==> flow/design.v (excerpt) <==
module bf16_unit
# (parameter G = 6) (
    input  clk,
    input  reset,
    input  [15:0] in1,
    input  [15:0] in2,
    input  [15:0] in3,
    input  [15:0] in4,
    input  [15:0] in5,
    input  [15:0] in6,
    input  [15:0] in7,
    input  [15:0] in8,
    input  [15:0] in9,
    input  [15:0] in10,
    input  [15:0] in11,
    input  [15:0] in12,
    input  [15:0] in13,
    input  [15:0] in14,
    input  [15:0] in15,
    input  [15:0] in16,
    input  [15:0] in17,
    input  [15:0] in18,
    input  [4:0] funct5,
    output wire [15:0] result
);
Size: ~3200 flip-flops, roughly 0.17 mm² of cells after synthesis.
make LEC_CHECK=0 ABC_AREA=0 CAP_MARGIN=20 CORE_ASPECT_RATIO=0.52 CORE_MARGIN=2 CORE_UTILIZATION=66 CTS_CLUSTER_DIAMETER=80 CTS_CLUSTER_SIZE=26 GPL_ROUTABILITY_DRIVEN=1 HOLD_SLACK_MARGIN=0.18 SETUP_SLACK_MARGIN=-0.59 SLEW_MARGIN=20 finish   # period 8.6 ns
run.sh (not shown) runs the stock make flow with config.mk's settings and CLKGATE_MAP_FILE=.
Edit:
Settings changed: ABC_AREA 0 to default, CORE_ASPECT_RATIO 0.52 to default, CORE_UTILIZATION 66 to 70, CTS_CLUSTER_DIAMETER 80 to default, CTS_CLUSTER_SIZE 26 to default, GPL_ROUTABILITY_DRIVEN 1 to default, HOLD_SLACK_MARGIN 0.18 to default, PLACE_DENSITY from default to 0.6, SETUP_SLACK_MARGIN -0.59 to default.
Clock period 8.6 ns to 6.24 ns, I/O delays scaled along.
Worst hold slack degrades by 0.014 ns. Routed wire length falls by 0.84%. Combinational power increases by 35%. Sequential power goes up by 38%. Global-route usage rises by 1.6 points. Sequential cell count does not change. Via count goes up by 0.57%.
Edit:
Settings changed: CORE_UTILIZATION 70 to 55.
Clock period 6.24 ns to 6.68 ns, I/O delays scaled along.
Result: The new run completed with no timing, DRC or antenna violations. Non-clock buffer count fell by 11. Sequential share of layout area decreases by 0.25 points. Setup slack gets better by 0.064 ns. Routed wire length grows by 3.0%. Clock power went down by about 4%. Power went down by about 5.6%.
Edit:
Settings changed: CORE_UTILIZATION 55 to 68, CTS_CLUSTER_SIZE from default to 32.
Clock period 6.68 ns to 7.21 ns, I/O delays scaled along.
Outcome: Total power shrinks by about 8%; design area shrinks by about 0.8%; wire length shrinks by 4.8%; worst setup slack improves by 0.25 ns; area after synthesis stays the same; die size shrinks by about 20%; flip-flop count is unchanged; cell count shrinks by 3.5%.
Edit:
Settings changed: CORE_UTILIZATION 68 to 71, CTS_CLUSTER_SIZE 32 to 14, PLACE_DENSITY 0.6 to default.
Clock period 7.21 ns to 5.92 ns, I/O delays scaled along.
- The changed run passed the timing, DRC and antenna checks
- via count is higher by 1.4%
- final cell count goes down by about 0.7%
- wire length increases by about 1.1%
Edit:
Settings changed: CORE_UTILIZATION 71 to 21, CTS_CLUSTER_SIZE 14 to default, PLACE_DENSITY from default to 0.6.
Clock period 5.92 ns to 13.5 ns, I/O delays scaled along.
=>
- first-iteration DRC count came out lower by about 23%
- wire length came out higher by 4.5%
- final area came out higher by 5.5%
- sequential power came out lower by about 56%
- core utilization came out lower by 54 points
- clock power came out lower by 54%
- cell count came out higher by 34%

---

run 1:
Starting RTL as in the previous note.
Settings: LEC_CHECK=0, CAP_MARGIN=15, CORE_MARGIN=2, CORE_UTILIZATION=72, CTS_CLUSTER_DIAMETER=374, CTS_CLUSTER_SIZE=10, HOLD_SLACK_MARGIN=-0.08, PLACE_DENSITY=0.6, SETUP_SLACK_MARGIN=0.86, SLEW_MARGIN=20; clock period 4.26 ns.
Status run 1: flow complete, layout not clean - setup timing
The inputs of run 2 differ from those of run 1 as listed below.
- CTS_CLUSTER_SIZE changed from 10 to 14
- CTS_CLUSTER_DIAMETER changed from 374 to 350
- SETUP_SLACK_MARGIN removed (was 0.86)
- HOLD_SLACK_MARGIN removed (was -0.08)
- ABC_AREA newly set to 0
- PLACE_DENSITY_LB_ADDON newly set to 0.07
- TNS_END_PERCENT newly set to 5
- PLACE_DENSITY removed (was 0.6)
- CAP_MARGIN changed from 15 to 40
--- outcome ---
Layout checks on run 2: not met. Flow itself completed; violations: setup timing. Summary: wire length, run 2 better than run 1. Run comparison: run 1 cell type of the slowest stage on the worst timing path a2111oi_4; run 2 cell type of the slowest stage on the worst timing path or4_1. Looking at vias per cell across run 2 and run 1, the one that comes out higher is run 1. The design area of run 2 is lower than that of run 1. [compare] base=run 1 new=run 2: number of inserted filler cells in the final layout shows an increase of about 11%, power in combinational cells -about 6%.
Here is what was changed in the inputs of run 3 compared with run 2.
- TNS_END_PERCENT no longer set, was 5
- ABC_AREA now 1, was 0
- CAP_MARGIN now 20, was 40
--- outcome ---
- Run 3 finished all stages; however, its layout fails the closing checks, the failures being setup timing.
- Per the comparison of run 3 with run 2, overall power of the completed layout now sits higher, number of standard cells reported by yosys grew by 6962.
- Sort run 2 and run 3 by total cell area reported by yosys after synthesis desc -> top: run 3
- Going from run 2 to run 3, count of non-CTS buffers in the layout shrank by more than 10%.
- What run 2 reported for upper clock frequency limit has to be multiplied by 1.07 to get the figure for run 3.
- Run 3 vs run 2: final period utilization down in run 3
- Run 2 has a lower met2 wire length than run 3.
- Run 3 — instance count along the most critical hold path 1 higher, run 2 as reference
The inputs of run 4 differ from those of run 3 as listed below.
- a deleted ABC_AREA that had been 1
- a deleted CTS_CLUSTER_SIZE that had been 14
- a deleted PLACE_DENSITY_LB_ADDON that had been 0.07
- a change of CAP_MARGIN from 20 to 15
- an added PLACE_DENSITY of 0.6
- a deleted CTS_CLUSTER_DIAMETER that had been 350
- a change of the clock period (ns, I/O delays scaled along) from 4.26 to 5.24
### Flow results
Iteration-0 DRC count of the detailed router: run 4 better than run 3
Run 4 ran in full, but the layout does not pass; the checks complain about setup timing.
Met3 wirelength from detailed routing (run 4 vs. run 3) decreases by more than a quarter
Per the comparison of run 4 with run 3, non-clock buffer count fell by about 40%; post-synth area from yosys stat fell by about 6%.
Power and IR drop assume default switching activity.
